==> flow/design.v <==
module vedic_mult8_reg (
  input  wire        clk,
  input  wire [7:0]  a,
  input  wire [7:0]  b,
  output reg  [15:0] p
);
  reg  [7:0]  a_q, b_q;
  wire [15:0] prod;
  bit_8_vedic u_mult (.in1(a_q), .in2(b_q), .out(prod));
  always @(posedge clk) begin
    a_q <= a;
    b_q <= b;
    p   <= prod;
  end
endmodule

`timescale 1ns / 1ps
module bit_2_vedic(in1,in2,out);
input [1:0] in1,in2;
output [3:0] out;
wire pp1,pp2,pp3,pp4;
assign pp1=in1[0]&in2[0];
assign pp2=in1[1]&in2[0];
assign pp3=in1[0]&in2[1];
assign pp4=in1[1]&in2[1];
assign out=pp1+{pp2,1'b0}+{pp3,1'b0}+{pp4,2'b00};
endmodule
`timescale 1ns / 1ps
module bit_4_vedic(in1,in2,out);
input [3:0] in1,in2;
output [7:0] out;
wire [3:0] pp1,pp2,pp3,pp4;
bit_2_vedic b1(in1[1:0],in2[1:0],pp1);
bit_2_vedic b2(in1[1:0],in2[3:2],pp2);
bit_2_vedic b3(in1[3:2],in2[1:0],pp3);
bit_2_vedic b4(in1[3:2],in2[3:2],pp4);
assign out=pp1+{pp2,2'b00}+{pp3,2'b00}+{pp4,4'b0000};
endmodule
`timescale 1ns / 1ps
module bit_8_vedic(in1,in2,out);
input [7:0] in1,in2;
output [15:0] out;
wire [7:0] pp1,pp2,pp3,pp4;
bit_4_vedic a1(in1[3:0],in2[3:0],pp1);
bit_4_vedic a2(in1[3:0],in2[7:4],pp2);
bit_4_vedic a3(in1[7:4],in2[3:0],pp3);
bit_4_vedic a4(in1[7:4],in2[7:4],pp4);
assign out=pp1+{pp2,4'b0000}+{pp3,4'b0000}+{pp4,8'b00000000};
endmodule
make LEC_CHECK=0 ABC_AREA=1 CAP_MARGIN=0 CORE_MARGIN=7 CORE_UTILIZATION=53 CTS_CLUSTER_DIAMETER=331 CTS_CLUSTER_SIZE=100 GPL_ROUTABILITY_DRIVEN=1 GPL_TIMING_DRIVEN=0 SETUP_SLACK_MARGIN=-0.34 SLEW_MARGIN=20 TNS_END_PERCENT=35 finish   # period 3.42 ns
run.sh (not shown) runs the stock make flow with config.mk's settings and CLKGATE_MAP_FILE=.
The starting point ran to the end with violations: setup timing.
Rerun with:
ABC_AREA = not set   (was 1)
CAP_MARGIN = 20   (was 0)
CORE_MARGIN = 2   (was 7)
CORE_UTILIZATION = 40   (was 53)
CTS_CLUSTER_DIAMETER = not set   (was 331)
CTS_CLUSTER_SIZE = not set   (was 100)
GPL_ROUTABILITY_DRIVEN = not set   (was 1)
GPL_TIMING_DRIVEN = not set   (was 0)
SETUP_SLACK_MARGIN = not set   (was -0.34)
TNS_END_PERCENT = not set   (was 35)
clock period = 4.95 ns   (was 3.42 ns; I/O delays follow)
Outcome: With this change the flow went through all stages and came out clean; wire length fell by a few percent; power falls by a quarter to a third; sequential cell count does not change; sequential power decreases by a quarter to a third; global-route usage shrinks by 1.4 points; final cell count drops by roughly a tenth; area after synthesis went down by a few percent; count of clock-buffer cells in the layout went down by 1; sequential share of layout area is lower by 0.33 points.


Setup of cedar:
Starts from the design.v that is shown in full above.
make LEC_CHECK=0 CAP_MARGIN=20 CORE_MARGIN=2 CORE_UTILIZATION=68 SETUP_SLACK_MARGIN=-0.31 SLEW_MARGIN=20 finish   # period 4.66 ns
Every stage of cedar finished as expected; the final checks, on the other hand, flagged negative setup slack, which means the layout fails.
#### Input delta (raven over cedar)
--- a/flow/config.mk
+++ b/flow/config.mk
@@ -8,5 +8,4 @@
 export CAP_MARGIN = 20
 export CORE_MARGIN = 2
-export CORE_UTILIZATION = 68
-export SETUP_SLACK_MARGIN = -0.31
+export CORE_UTILIZATION = 40
 export SLEW_MARGIN = 20
==> flow/constraint.sdc <==
create_clock -name core_clock -period 5.1 [get_ports {clk}]
set_input_delay 1.0200 -clock core_clock [delete_from_list [all_inputs] [get_ports {clk}]]
set_output_delay 1.0200 -clock core_clock [all_outputs]
set_load 0.01 [all_outputs]
[summary]
raven closes out successfully: all stages finished, all timing, DRC and antenna checks passed.
raven against cedar; total number of nets in the final design is down by a few percent.
Die size: raven vs cedar up 0.0035 mm^2
Lower hold slack was reported by raven, not cedar.
Against cedar as the reference, raven delivers a higher tap cell count.
The final worst-path setup slack of raven exceeds that of cedar by 0.54 ns.
## Diff of input files: quartz against raven
--- a/flow/config.mk
+++ b/flow/config.mk
@@ -6,6 +6,15 @@
 export NUM_CORES = 4
 export LEC_CHECK = 0
+export ABC_AREA = 1
 export CAP_MARGIN = 20
+export CELL_PAD_IN_SITES_GLOBAL_PLACEMENT = 0
+export CORE_ASPECT_RATIO = 0.5
 export CORE_MARGIN = 2
 export CORE_UTILIZATION = 40
+export CTS_CLUSTER_DIAMETER = 310
+export CTS_CLUSTER_SIZE = 87
+export HOLD_SLACK_MARGIN = 0.3
+export PLACE_DENSITY_LB_ADDON = 0.01
+export SETUP_SLACK_MARGIN = -0.5
 export SLEW_MARGIN = 20
+export TNS_END_PERCENT = 5
For the logic gate share of total power, quartz came in 9.2 points lower than raven did. Re relative area of non-clock buffer cells in the final design: raven and quartz aren't equal, and the higher value belongs to raven. quartz vs. raven: highest clock rate now sits lower, clock slew seen by the registers of the worst setup and hold paths now sits at about the same level, power now sits lower, met2 layer wire length in the routed design now sits lower.
Relative to quartz, the following input files were edited for ember:
==> flow/config.mk <==
export PLATFORM = sky130hd
export DESIGN_NAME = vedic_mult8_reg
export DESIGN_NICKNAME = vedic_mult8_reg
export VERILOG_FILES = /design/flow/design.v
export SDC_FILE = /design/flow/constraint.sdc
export NUM_CORES = 4
export LEC_CHECK = 0
export ABC_AREA = 1
export CAP_MARGIN = 20
export CORE_MARGIN = 10
export CORE_UTILIZATION = 40
export CTS_CLUSTER_DIAMETER = 311
export GPL_ROUTABILITY_DRIVEN = 0
export GPL_TIMING_DRIVEN = 1
export HOLD_SLACK_MARGIN = -0.03
export MIN_ROUTING_LAYER = met2
export PLACE_DENSITY_LB_ADDON = 0.22
export SLEW_MARGIN = 30
export TNS_END_PERCENT = 80
Results
ember vs quartz, origin of the worst setup path: a_q[0] vs b_q[0]. Compared with quartz, the router placed more vias in ember. quartz -> ember: multi-input logic cell count delta 0, exact match. The total power density per cell area number comes out lower for quartz vs ember.
Changes in violet relative to ember:
==> flow/config.mk <==
export PLATFORM = sky130hd
export DESIGN_NAME = vedic_mult8_reg
export DESIGN_NICKNAME = vedic_mult8_reg
export VERILOG_FILES = /design/flow/design.v
export SDC_FILE = /design/flow/constraint.sdc
export NUM_CORES = 4
export LEC_CHECK = 0
export CAP_MARGIN = 20
export CORE_MARGIN = 2
export CORE_UTILIZATION = 40
export MAX_ROUTING_LAYER = met4
export MIN_ROUTING_LAYER = met2
export SLEW_MARGIN = 20
export TNS_END_PERCENT = 45
==> flow/constraint.sdc <==
create_clock -name core_clock -period 4.99 [get_ports {clk}]
set_input_delay 0.9980 -clock core_clock [delete_from_list [all_inputs] [get_ports {clk}]]
set_output_delay 0.9980 -clock core_clock [all_outputs]
set_load 0.01 [all_outputs]
## What came out
- Comparing violet and ember, worst hold slack is higher on violet.
- violet reports a lower count of clock-buffer cells in the layout than ember does.
- On simple-gate share of the synthesized area, the lower figure sits with violet, not ember.
- Re depth of the worst register-to-register path: no difference whatsoever between violet and ember.
- violet vs. ember: area growth from synthesis to final layout saw an increase, share of the cycle needed by the critical path after routing now sits higher.
Edits applied to the flow inputs when going from violet to maple:
--- a/flow/config.mk
+++ b/flow/config.mk
@@ -8,7 +8,5 @@
 export CAP_MARGIN = 20
 export CORE_MARGIN = 2
-export CORE_UTILIZATION = 40
-export MAX_ROUTING_LAYER = met4
-export MIN_ROUTING_LAYER = met2
+export CORE_UTILIZATION = 57
+export SETUP_SLACK_MARGIN = 0.9
 export SLEW_MARGIN = 20
-export TNS_END_PERCENT = 45
==> flow/constraint.sdc <==
create_clock -name core_clock -period 3.41 [get_ports {clk}]
set_input_delay 0.6820 -clock core_clock [delete_from_list [all_inputs] [get_ports {clk}]]
set_output_delay 0.6820 -clock core_clock [all_outputs]
set_load 0.01 [all_outputs]
==> comparison <==
- The layout from maple, despite a flow that completed every stage, fails the layout checks, with the failing checks listed as negative setup slack.
- Between violet and maple, depth of the worst register-to-register path decreased.
- Total power: maple above violet
- Diff violet -> maple: number of logic stages on the critical path including buffering now smaller; worst setup slack moved down; area of the die went down; die extent in y down 16%.
- Comparing violet and maple, post-place instance area is higher on maple.
- Summary of maple over violet: global-route usage flat, wire length of the first global-routing pass rose about 12%.
- Sort violet and maple by post-layout minimum cycle time, descending, and violet comes first.
- Of the two values seen for master of the slowest instance on the critical path, fa_1 was produced by maple and fa_2 by violet.


Starts from the design.v that is shown in full above.
Settings: LEC_CHECK=0, ABC_AREA=1, CAP_MARGIN=0, CORE_MARGIN=7, CORE_UTILIZATION=53, CTS_CLUSTER_DIAMETER=331, CTS_CLUSTER_SIZE=100, GPL_ROUTABILITY_DRIVEN=1, GPL_TIMING_DRIVEN=0, SLEW_MARGIN=20, TNS_END_PERCENT=35; clock period 3.42 ns.
The baseline ran to the end with violations: setup timing.
==> next run, changes <==
ABC_AREA = default   (was 1)
CAP_MARGIN = 25   (was 0)
CORE_MARGIN = 5   (was 7)
CORE_UTILIZATION = 17   (was 53)
CTS_CLUSTER_DIAMETER = 278   (was 331)
CTS_CLUSTER_SIZE = default   (was 100)
GPL_ROUTABILITY_DRIVEN = 0   (was 1)
HOLD_SLACK_MARGIN = 0.04   (was default)
MAX_ROUTING_LAYER = met4   (was default)
TNS_END_PERCENT = default   (was 35)
=>
- The changed run completed and failed the layout checks on setup timing
- design area climbs by a few percent
- non-clock buffer count drops by 6
- flip-flop count stays the same
- clock skew climbs by 0.0039 ns
- synthesized cell count drops by a quarter to a third
- hold slack got worse by 0.12 ns
- cell count climbs by roughly a tenth


Setup of v56:
Starts from the design.v that is shown in full above.
clock: 1.97 ns
lec_check: 0
abc_area: 1
cap_margin: 35
core_margin: 2
core_utilization: 72
cts_cluster_diameter: 217
cts_cluster_size: 76
gpl_routability_driven: 1
gpl_timing_driven: 1
hold_slack_margin: 0.04
place_density: 0.43
setup_slack_margin: -0.09
slew_margin: 20
As the logs show, v56 stopped at 4_1_cts after a tool error, so it never reached the end of the flow.
#### Input delta (v19 over v56)
# v56
export LEC_CHECK = 0
export ABC_AREA = 1
export CAP_MARGIN = 35
export CORE_MARGIN = 2
export CORE_UTILIZATION = 72
export CTS_CLUSTER_DIAMETER = 217
export CTS_CLUSTER_SIZE = 76
export GPL_ROUTABILITY_DRIVEN = 1
export GPL_TIMING_DRIVEN = 1
export HOLD_SLACK_MARGIN = 0.04
export PLACE_DENSITY = 0.43
export SETUP_SLACK_MARGIN = -0.09
export SLEW_MARGIN = 20
create_clock -name core_clock -period 1.97 [get_ports {clk}]
# v19
export LEC_CHECK = 0
export ABC_AREA = 1
export CAP_MARGIN = 20
export CORE_MARGIN = 2
export CORE_UTILIZATION = 72
export CTS_CLUSTER_DIAMETER = 371
export CTS_CLUSTER_SIZE = 98
export SLEW_MARGIN = 20
create_clock -name core_clock -period 5.01 [get_ports {clk}]
### Flow results
- [compare] base=v56 new=v19: placed wire-length estimate after detailed placement went down, worst-case setup slack after placement went up, count of placed standard cells including taps went down, routability congestion estimate from global placement went down.
- Delta (v19 minus v56): post-synth net total saw little to no change; total cell area at the placement stage went down by about 13%.
- Re adder-cell area share of the yosys netlist: no difference whatsoever between v56 and v19.
- v19 finished all stages; the layout is clean.
- Diff v56 -> v19: number of top-level design ports flat, post-synthesis cell type count flat.
Here is what was changed in the inputs of v12 compared with v19.
# v19
export LEC_CHECK = 0
export ABC_AREA = 1
export CAP_MARGIN = 20
export CORE_MARGIN = 2
export CORE_UTILIZATION = 72
export CTS_CLUSTER_DIAMETER = 371
export CTS_CLUSTER_SIZE = 98
export SLEW_MARGIN = 20
create_clock -name core_clock -period 5.01 [get_ports {clk}]
# v12
export LEC_CHECK = 0
export CAP_MARGIN = 20
export CORE_MARGIN = 2
export CORE_UTILIZATION = 62
export SLEW_MARGIN = 20
create_clock -name core_clock -period 4.58 [get_ports {clk}]
--- outcome ---
Taking v19 as the reference, in v12 minimum clock period shows an increase of 12 ps; power share of the combinational group picked up an extra 5.9 points. The lower setup slack of v19 and v12 is in v12. Final checks on v12, whose flow otherwise completed, came back failing, citing setup timing. For cell area, dividing the value from v19 by the value from v12 gives 0.933. Changes observed in v12 relative to v19: post-placement setup slack dropped 270 ps, number of gates on the worst path with buffers counted lower, slew at the pin closest to its max-slew limit lower. Relative to v19, width of the die has increased by about 4.5% in v12. v12 vs v19: average via count per standard cell up. Against v19, v12 comes in 57 lower on post-placement cell count.
--- input diff v12..v59 ---
# v12
export LEC_CHECK = 0
export CAP_MARGIN = 20
export CORE_MARGIN = 2
export CORE_UTILIZATION = 62
export SLEW_MARGIN = 20
create_clock -name core_clock -period 4.58 [get_ports {clk}]
# v59
export LEC_CHECK = 0
export CAP_MARGIN = 20
export CORE_MARGIN = 2
export CORE_UTILIZATION = 64
export SLEW_MARGIN = 20
create_clock -name core_clock -period 3.44 [get_ports {clk}]
Results
Of v59 and v12, only v59 fails to reach the end of the flow.
In v12 the implementation ran to completion but is not tape-out ready, as the final checks report setup timing.
Going from v12 to v59, cell count after placement went up 2.5%, share of the synthesized netlist area taken by xor and xnor gates about even, buffer count from post-CTS setup fixing rose by 3, die size lower.
Of v59 and v12, it is v59 that has the lower area of the placeable core.
[v59] chip width fell about 1.5% relative to v12
The routability-driven placement congestion ratio in v59 sits 0.0073 above the value recorded for v12.
What v32 does differently from v59 at the input level:
# v59
export LEC_CHECK = 0
export CAP_MARGIN = 20
export CORE_MARGIN = 2
export CORE_UTILIZATION = 64
export SLEW_MARGIN = 20
create_clock -name core_clock -period 3.44 [get_ports {clk}]
# v32
export LEC_CHECK = 0
export ABC_AREA = 1
export CAP_MARGIN = 20
export CORE_MARGIN = 2
export CORE_UTILIZATION = 40
export GPL_ROUTABILITY_DRIVEN = 0
export GPL_TIMING_DRIVEN = 0
export SLEW_MARGIN = 20
create_clock -name core_clock -period 5.1 [get_ports {clk}]
[summary]
The tally of unique sky130hd cells used after synthesis in v32 sits 9 below the value recorded for v59. Against v59 as the reference, v32 delivers a higher cell count after placement. On area of the die: between v59 and v32, it ends up lower for v59. [compare] base=v59 new=v32: yosys stat cell total rose about 30%; largest buffer count on any clock path about even; share of the yosys chip area belonging to registers lower; post-cts gate resize count now smaller; setup slack after placement rose by 1030 ps. Looking at HPWL reported at the end of detailed placement, v32 sits below v59. Between v59 and v32, chip area from the yosys synthesis statistics is lower for v59, v32 comes in above that. v32 was carried through to the last stage, and its layout satisfied the timing, DRC and antenna checks.


// vedic_mult8_reg: RTL as listed in full above, without the edits since
clock: 2.87 ns
lec_check: 0
cap_margin: 5
core_margin: 2
core_utilization: 72
cts_cluster_size: 15
slew_margin: 20
The starting point failed in 3_5_place_dp.
Edit:
- CAP_MARGIN: 5 -> 0
- CTS_CLUSTER_DIAMETER: default -> 95
- CTS_CLUSTER_SIZE: 15 -> default
- SETUP_SLACK_MARGIN: default -> -0.31
- clock period: 2.87 -> 4.66 ns (I/O delays scaled with it)
After rerunning: The changed run aborted during 5_1_grt. Die area does not change. Synthesized area is unchanged. Synthesized cell count stays the same.
Edit:
- CAP_MARGIN: 0 -> 20
- CORE_UTILIZATION: 72 -> 21
- CTS_CLUSTER_DIAMETER: 95 -> default
- SETUP_SLACK_MARGIN: -0.31 -> default
- clock period: 4.66 -> 4.95 ns (I/O delays scaled with it)
Effect:
- With this change the flow finished but failed the layout checks on setup timing
- die area is higher to 3.3 times its value
- synthesized area is unchanged
- synthesized cell count is unchanged
Edit:
- ABC_AREA: default -> 0
- CAP_MARGIN: 20 -> 35
- CORE_UTILIZATION: 21 -> 66
- SETUP_SLACK_MARGIN: default -> 1.17
- clock period: 4.95 -> 4.4 ns (I/O delays scaled with it)
Result: The new run did not get past 5_1_grt; synthesized area does not change; die size falls by 67%; synthesized cell count does not change.
Edit:
- ABC_AREA: 0 -> default
- CAP_MARGIN: 35 -> 10
- CORE_UTILIZATION: 66 -> 72
- CTS_CLUSTER_SIZE: default -> 15
- SETUP_SLACK_MARGIN: 1.17 -> default
- clock period: 4.4 -> 2.54 ns (I/O delays scaled with it)
What happened: This time the run stopped in 3_5_place_dp (DPL-0033); die area is lower by 7.9%; synthesized area is unchanged; synthesized cell count is unchanged.
Edit:
- CAP_MARGIN: 10 -> 20
- CORE_UTILIZATION: 72 -> 65
- CTS_CLUSTER_SIZE: 15 -> default
What happened: The changed run ended with an error in 5_1_grt on GRT-0232. Die size went up by roughly a tenth. Area after synthesis is unchanged. Synthesized cell count is unchanged.
Power figures rest on the tool's default switching activity, not on a simulated workload.
